==> flow/design.v <==
`timescale 1ns/10ps
module  SOBEL(clk,reset,busy,ready,iaddr,idata,cdata_rd,cdata_wr,caddr_rd,caddr_wr,cwr,crd,csel	);
	input clk,reset;
	input ready;
	input [7:0] idata;
	input [7:0] cdata_rd;
	output reg busy;
	output reg [16:0] iaddr;
	output reg [7:0] cdata_wr;
	output [15:0] caddr_rd;
	output reg [15:0] caddr_wr;
	output reg cwr;
	output crd;
	output reg [1:0] csel;
	assign caddr_rd = 16'd0;
	assign crd = 1'b0;
	localparam IDLE = 2'd0, READ = 2'd1, WRITE = 2'd2, DONE = 2'd3;
	reg [1:0] state;
	reg [3:0] count;
	reg [16:0] count_iaddr;    
	reg [16:0] w_count;        
	reg [71:0] pixel_value;    
	reg [7:0] sobel_x;
	wire [71:0] win = {idata, pixel_value[63:0]};
	wire [7:0] p0 = win[7:0],   p1 = win[15:8],  p2 = win[23:16];
	wire [7:0] p3 = win[31:24], p5 = win[47:40];
	wire [7:0] p6 = win[55:48], p7 = win[63:56], p8 = win[71:64];
	wire signed [11:0] gx = $signed({4'b0, p0}) + $signed({3'b0, p3, 1'b0}) + $signed({4'b0, p6})
	                      - $signed({3'b0, p5, 1'b0}) - $signed({4'b0, p2}) - $signed({4'b0, p8});
	wire signed [11:0] gy_r = $signed({4'b0, pixel_value[7:0]}) + $signed({3'b0, pixel_value[15:8], 1'b0}) + $signed({4'b0, pixel_value[23:16]})
	                        - $signed({3'b0, pixel_value[63:56], 1'b0}) - $signed({4'b0, pixel_value[55:48]}) - $signed({4'b0, pixel_value[71:64]});
	function [7:0] clamp(input signed [11:0] v);
		if (v > 255) clamp = 8'd255;
		else if (v < 0) clamp = 8'd0;
		else clamp = v[7:0];
	endfunction
	wire [8:0] temp_combine = sobel_x + cdata_wr + 9'd1;
	always @(posedge clk)
	begin
		if (reset) begin
			state <= IDLE;
			busy <= 1'b0;
			cwr <= 1'b0;
			csel <= 2'b00;
			count <= 4'd0;
			iaddr <= 17'd0;
			count_iaddr <= 17'd0;
			w_count <= 17'd0;
			caddr_wr <= 16'd0;
			cdata_wr <= 8'd0;
		end
		else begin
			case (state)
			IDLE: begin
				if (ready) begin
					busy <= 1'b1;
					state <= READ;
					count <= 4'd0;
					count_iaddr <= 17'd0;
					iaddr <= 17'd0;
					w_count <= 17'd0;
				end
			end
			READ: begin
				pixel_value[count*8 +: 8] <= idata;
				if (count == 4'd8) begin
					cwr <= 1'b1;
					csel <= 2'b01;
					cdata_wr <= clamp(gx);
					sobel_x <= clamp(gx);
					caddr_wr <= w_count[15:0];
					state <= WRITE;
				end
				else begin
					if (count == 4'd2 || count == 4'd5)
						iaddr <= iaddr + 17'd256;
					else
						iaddr <= iaddr + 17'd1;
					count <= count + 4'd1;
				end
			end
			WRITE: begin
				if (csel == 2'b01) begin
					csel <= 2'b10;
					cdata_wr <= clamp(gy_r);
				end
				else if (csel == 2'b10) begin
					csel <= 2'b11;
					cdata_wr <= temp_combine[8:1];
				end
				else begin
					cwr <= 1'b0;
					csel <= 2'b00;
					count <= 4'd0;
					w_count <= w_count + 17'd1;
					if (w_count == 17'd65535) begin
						busy <= 1'b0;
						state <= DONE;
					end
					else begin
						state <= READ;
						if (count_iaddr % 258 == 255) begin
							count_iaddr <= count_iaddr + 17'd3;
							iaddr <= count_iaddr + 17'd3;
						end
						else begin
							count_iaddr <= count_iaddr + 17'd1;
							iaddr <= count_iaddr + 17'd1;
						end
					end
				end
			end
			default: ;
			endcase
		end
	end
endmodule
export LEC_CHECK = 0
export ABC_AREA = 1
export CAP_MARGIN = 20
export CORE_MARGIN = 2
export CORE_UTILIZATION = 72
export CTS_CLUSTER_DIAMETER = 400
export CTS_CLUSTER_SIZE = 95
export PLACE_DENSITY_LB_ADDON = 0.05
export SLEW_MARGIN = 20
create_clock -name core_clock -period 8.57 [get_ports {clk}]
run.sh (not shown) runs the stock make flow with config.mk's settings and CLKGATE_MAP_FILE=.
The starting point produced a layout that fails on negative setup slack.
Next try:
Settings changed: ABC_AREA 1 to unset, CORE_UTILIZATION 72 to 66, CTS_CLUSTER_DIAMETER 400 to unset, CTS_CLUSTER_SIZE 95 to unset, PLACE_DENSITY_LB_ADDON 0.05 to unset.
Clock period 8.57 ns to 7.95 ns, I/O delays scaled along.
Result: The changed run produced a layout that fails on negative setup slack; count of clock-buffer cells in the layout goes up by 4; cell area is lower by 3.2%.
Next try:
Settings changed: CORE_UTILIZATION 66 to 72, PLACE_DENSITY set to 0.75.
Clock period 7.95 ns to 8.76 ns, I/O delays scaled along.
Result:
- The new run reached the layout checks and failed them: negative setup slack
- cell count drops by 2.2%
- global-route usage climbs by 13 points
- cell area drops by 0.61%
- wire length climbs by 48%
- fmax drops by 14%
- count of clock-buffer cells in the layout drops by 5
- critical path depth climbs by 4
- non-clock buffer count drops by 37
- hold slack hardly moves
Next try:
Settings changed: ABC_AREA set to 1, CTS_CLUSTER_DIAMETER set to 236, PLACE_DENSITY 0.75 to 0.81.
Clock period 8.76 ns to 7.92 ns, I/O delays scaled along.
Result: The new run died in 5_1_grt; die area climbs by 4.7%; synthesized cell count climbs by 24%; area after synthesis climbs by 4.9%.

========
Starts from the design.v that is shown in full above.
make LEC_CHECK=0 ABC_AREA=1 CAP_MARGIN=20 CORE_MARGIN=2 CORE_UTILIZATION=72 CTS_CLUSTER_DIAMETER=231 PLACE_DENSITY_LB_ADDON=0.19 SETUP_SLACK_MARGIN=-0.56 SLEW_MARGIN=20 finish   # period 8.39 ns
The baseline finished but failed the layout checks on negative setup slack.
Change:
- ABC_AREA: 1 -> default
- CAP_MARGIN: 20 -> 0
- CTS_CLUSTER_DIAMETER: 231 -> default
- PLACE_DENSITY_LB_ADDON: 0.19 -> default
- SETUP_SLACK_MARGIN: -0.56 -> default
- clock period: 8.39 -> 7.95 ns (I/O delays scaled with it)
The new run died in 5_1_grt, error GRT-0232.
Die area came out lower by a few percent.
Synthesized cell count came out lower by about a fifth.
Synthesized area came out lower by a few percent.
Change:
- CAP_MARGIN: 0 -> 20
- CORE_UTILIZATION: 72 -> 59
- clock period: 7.95 -> 5.18 ns (I/O delays scaled with it)
The new run finished with negative setup slack left.
Die area climbs by 21%.
Synthesized area is unchanged.
Synthesized cell count does not change.
Change:
- CORE_ASPECT_RATIO: default -> 0.5
- CORE_UTILIZATION: 59 -> 62
- clock period: 5.18 -> 4.47 ns (I/O delays scaled with it)
After rerunning: The changed run finished but failed the layout checks on negative setup slack; sequential share of layout area came out lower by 0.68 points; global-route usage went up by 9.4 points; cell count goes up by about 2.3%; non-clock buffer count climbs by 45; setup slack degrades by 0.88 ns; flip-flop count does not change; critical path depth decreases by 5; die area shrinks by about 4.4%; synthesized cell count stays the same; register-to-register slack is worse by 0.88 ns; synthesized area does not change.

========
job 725:
RTL: the design.v shown in full above, as it stands there.
clock: 8.58 ns
lec_check: 0
abc_area: 1
cap_margin: 0
core_aspect_ratio: 1.02
core_margin: 2
core_utilization: 72
cts_cluster_diameter: 136
cts_cluster_size: 46
gpl_routability_driven: 1
hold_slack_margin: 0.29
place_density: 0.65
setup_slack_margin: -0.05
slew_margin: 20
| job 725 | all stages done | FAIL | setup timing |
diff inputs: job 725 => job 6241
- a deleted HOLD_SLACK_MARGIN that had been 0.29
- a deleted CORE_ASPECT_RATIO that had been 1.02
- a deleted CTS_CLUSTER_SIZE that had been 46
- a deleted CTS_CLUSTER_DIAMETER that had been 136
- a deleted GPL_ROUTABILITY_DRIVEN that had been 1
- a change of PLACE_DENSITY from 0.65 to 0.81
- a deleted SETUP_SLACK_MARGIN that had been -0.05
- a deleted ABC_AREA that had been 1
- a change of CAP_MARGIN from 0 to 20
- a change of the clock period (ns, I/O delays scaled along) from 8.58 to 8.66
[summary]
- Job 725 finished every stage; the final checks, however, were not passed, the failures being setup timing.
- Completing all stages was not enough for job 6241: its layout failed the final checks because of setup timing.
- Job 6241 vs. job 725: final critical delay including setup and external delays saw an increase; global router's overall resource usage shows an increase of 8.2 points; post-route cell area fell about 3.5%; chip height saw a decrease.
- Measured against each other, job 725 and job 6241 differ in synthesized cell count, the higher figure coming from job 725.
- Maximum frequency delta for job 6241 relative to job 725: about 4.3% lower
- Compared to job 725, job 6241 leaves less free space in the core.
Setup changes, job 6241 to job 1944
- setting CTS_CLUSTER_SIZE to 95 for the first time
- changing PLACE_DENSITY from 0.81 to 0.42
- setting ABC_AREA to 1 for the first time
- changing the clock period (ns, I/O delays scaled along) from 8.66 to 8.57
## What came out
[flow] job 1944 | stages: complete | final checks: fail | reason: setup timing
Sequential element share of the synthesized area was lower in job 1944 than in job 6241.
Max-slew headroom at the worst pin delta for job 1944 relative to job 6241: 5.0 points lower
The final reports for job 1944 and job 6241 show xor/xnor share of the synthesized area lower in the former.
Design area (job 1944 vs. job 6241) increases by a few percent
Job 1944 against job 6241: number of tap cells added at floorplan picked up an extra about 2.3%, area overhead of the layout relative to synthesis down 1.2 points, final antenna diode count saw a decrease.
Relative to job 6241, worst setup slack after placement has gone up in job 1944.
Cell count ended up about 18% higher on job 1944 than on job 6241.
For job 9412, these inputs were changed with respect to job 1944:
- changing PLACE_DENSITY from 0.42 to 0.95
- removing CTS_CLUSTER_SIZE (formerly 95)
- removing ABC_AREA (formerly 1)
- setting TNS_END_PERCENT to 5 for the first time
- changing the clock period (ns, I/O delays scaled along) from 8.57 to 7.95
Results
Going from job 1944 to job 9412, yosys cell count shrinks by 337. Full die area, job 9412 and job 1944: lower on job 9412. Chip width on job 9412 is down relative to job 1944. Lower AND-OR/OR-AND share of the synthesized area among job 9412 and job 1944: job 1944. [job 9412] average cell area after synthesis rose 1.3 um2 relative to job 1944. Job 9412 vs. job 1944: number of instances in the synthesized netlist lost 19%, register area share after synthesis picked up an extra 1.5 points, floorplan core density flat. Relative to job 1944, the synthesized area of job 9412 is lower by 600 um2. Job 9412 | ERROR | global routing (5_1_grt).
